==> flow/design.v (excerpt) <==
module shuzizhong(
    input wire clk1,         
    input wire reset,        
    input wire ah1,          
    input wire am1,          
    input wire alarm1,       
    input wire en,           
    input wire naozhong,     
    output wire [0:6] shi,       
    output wire [0:6] ge,        
    output wire [0:6] min_shi,   
    output wire [0:6] min_ge,    
    output wire [0:6] sec_shi,   
    output wire [0:6] sec_ge,    
    output wire daodian,     
    output wire audio        
);
    wire tick;               
    wire [7:0] bb, miao1, fen1, shi1, nao_fen, nao_shi, set1;
    wire cout10, cout_miao, cout_fen, ring;
    wire [7:0] y_shi, y_fen, y_miao;
    wire [9:0] out, fen, miao;
    fp10 a(.clk_in(clk1), .reset(reset), .tick(tick));
    reg ah_s, ah, am_s, am, alarm_s, alarm;
    always @(posedge clk1 or posedge reset) begin
        if (reset) begin
            ah_s <= 1; ah <= 1;
            am_s <= 1; am <= 1;
            alarm_s <= 0; alarm <= 0;
        end else if (tick) begin
            ah_s <= ah1; ah <= ah_s;
            am_s <= am1; am <= am_s;
            alarm_s <= alarm1; alarm <= alarm_s;
        end
    end
    wire ah_fall = tick && ah && ~ah_s;
    wire am_fall = tick && am && ~am_s;
    wire alarm_rise = tick && ~alarm && alarm_s;
    miao10 inst16(.clk(clk1), .reset(reset), .tick(tick), .cout(cout10), .qout(bb));
    miao inst20(.qout(miao1), .reset(reset), .clk(clk1), .tick(tick), .cin(cout10),
                .secin1(bb), .cout(cout_miao));
    fen inst24(.qout(fen1), .am(am), .am_fall(am_fall), .reset(reset), .clk(clk1), .tick(tick),
               .cin(cout_miao), .cout(cout_fen), .nout(nao_fen), .secin(miao1), .secin1(bb),
               .naozhong(naozhong));
    shi inst19(.qout(shi1), .ah(ah), .ah_fall(ah_fall), .reset(reset), .clk(clk1), .tick(tick),
               .cin(cout_fen), .naozhong(naozhong), .nout(nao_shi));
    alarm inst3(.en(en), .clk(clk1), .tick(tick), .reset(reset), .cin(alarm), .set(set1),
                .shi(shi1), .daodian(daodian), .min(fen1), .miao(miao1));
    naozhong inst6(.shi_nao(nao_shi), .shi_date(shi1), .fen_nao(nao_fen), .fen_date(fen1),
  ...
==> flow/config.mk <==
export PLATFORM = sky130hd
export DESIGN_NAME = shuzizhong
export DESIGN_NICKNAME = shuzizhong
export VERILOG_FILES = /design/flow/design.v
export SDC_FILE = /design/flow/constraint.sdc
export NUM_CORES = 4
export LEC_CHECK = 0
export CAP_MARGIN = 10
export CELL_PAD_IN_SITES_GLOBAL_PLACEMENT = 2
export CORE_ASPECT_RATIO = 0.52
export CORE_MARGIN = 2
export CORE_UTILIZATION = 17
export GPL_TIMING_DRIVEN = 0
export MIN_ROUTING_LAYER = met1
export SLEW_MARGIN = 20
==> flow/constraint.sdc <==
create_clock -name core_clock -period 25.0 [get_ports {clk1}]
set_input_delay 5.0000 -clock core_clock [delete_from_list [all_inputs] [get_ports {clk1}]]
set_output_delay 5.0000 -clock core_clock [all_outputs]
set_load 0.01 [all_outputs]
run.sh (not shown) runs the stock make flow with config.mk's settings and CLKGATE_MAP_FILE=.
The baseline completed without violations.
Change:
- CAP_MARGIN: 10 -> 20
- CELL_PAD_IN_SITES_GLOBAL_PLACEMENT: 2 -> default
- CORE_ASPECT_RATIO: 0.52 -> default
- CORE_UTILIZATION: 17 -> 61
- CTS_CLUSTER_DIAMETER: default -> 378
- CTS_CLUSTER_SIZE: default -> 100
- GPL_TIMING_DRIVEN: 0 -> default
- HOLD_SLACK_MARGIN: default -> -0.08
- MIN_ROUTING_LAYER: met1 -> default
- SETUP_SLACK_MARGIN: default -> 5.0
=> Final area shrinks by 7.1%. Setup slack is better by 3.0 ns. Total power decreases by 3.0%. Flip-flop count is unchanged.
Change:
- CORE_UTILIZATION: 61 -> 70
- SETUP_SLACK_MARGIN: 5.0 -> default
- TNS_END_PERCENT: default -> 20
The changed run completed without violations; via count went up by 1.6%; sequential power stays flat; die size went down by 13%; hold slack is better by 0.0052 ns; cell count went down by 2.2%; worst setup slack is worse by 0.51 ns; cell area barely changes; fmax went down by 2.7%; clock power went up by about 5%; power went up by 2.5%; area after synthesis does not change.
Change:
- CAP_MARGIN: 20 -> 10
- CELL_PAD_IN_SITES_DETAIL_PLACEMENT: default -> 1
- CELL_PAD_IN_SITES_GLOBAL_PLACEMENT: default -> 2
- CORE_ASPECT_RATIO: default -> 0.52
- CORE_UTILIZATION: 70 -> 17
- CTS_CLUSTER_DIAMETER: 378 -> default
- CTS_CLUSTER_SIZE: 100 -> default
- GPL_TIMING_DRIVEN: default -> 1
- HOLD_SLACK_MARGIN: -0.08 -> default
- MIN_ROUTING_LAYER: default -> met2
- TNS_END_PERCENT: 20 -> default
Outcome:
- worst setup slack gets worse by 3.0 ns
- synthesized area stays the same
- global-route usage went down by 13 points
- maximum frequency went down by about 14%
Change:
- CELL_PAD_IN_SITES_GLOBAL_PLACEMENT: 2 -> 3
- CORE_ASPECT_RATIO: 0.52 -> 0.67
- GPL_ROUTABILITY_DRIVEN: default -> 0
- MIN_ROUTING_LAYER: met2 -> met1
- TNS_END_PERCENT: default -> 5
- clock period: 25.0 -> 12.0 ns (I/O delays scaled with it)
What happened: This time the run ran to the end with violations: negative setup slack; worst setup slack gets worse by 5.6 ns; utilization rose by 4.6 points; worst hold slack is about the same; register-to-register slack gets worse by 5.6 ns; via count fell by about 23%; wire length fell by about 1.1%; die area hardly moves; clock-buffer cell count fell by 2; synthesized cell count stays the same; final cell count rose by 12%.
Change:
- CAP_MARGIN: 10 -> 20
- CELL_PAD_IN_SITES_DETAIL_PLACEMENT: 1 -> default
- CELL_PAD_IN_SITES_GLOBAL_PLACEMENT: 3 -> default
- CORE_ASPECT_RATIO: 0.67 -> default
- CORE_UTILIZATION: 17 -> 40
- GPL_ROUTABILITY_DRIVEN: 0 -> default
- GPL_TIMING_DRIVEN: 1 -> default
- MIN_ROUTING_LAYER: met1 -> default
- SETUP_SLACK_MARGIN: default -> 2.16
- TNS_END_PERCENT: 5 -> default
- clock period: 12.0 -> 19.3 ns (I/O delays scaled with it)
Now the flow produced a clean layout.
Cell area shrinks by about a fifth.
Worst hold slack is worse by 0.0058 ns.
Clock skew shrinks by 0.0043 ns.
Setup slack gets better by 5.7 ns.
Global-route usage came out higher by 6.8 points.
Count of clock-buffer cells in the layout climbs by 1.
Power and IR drop assume default switching activity.
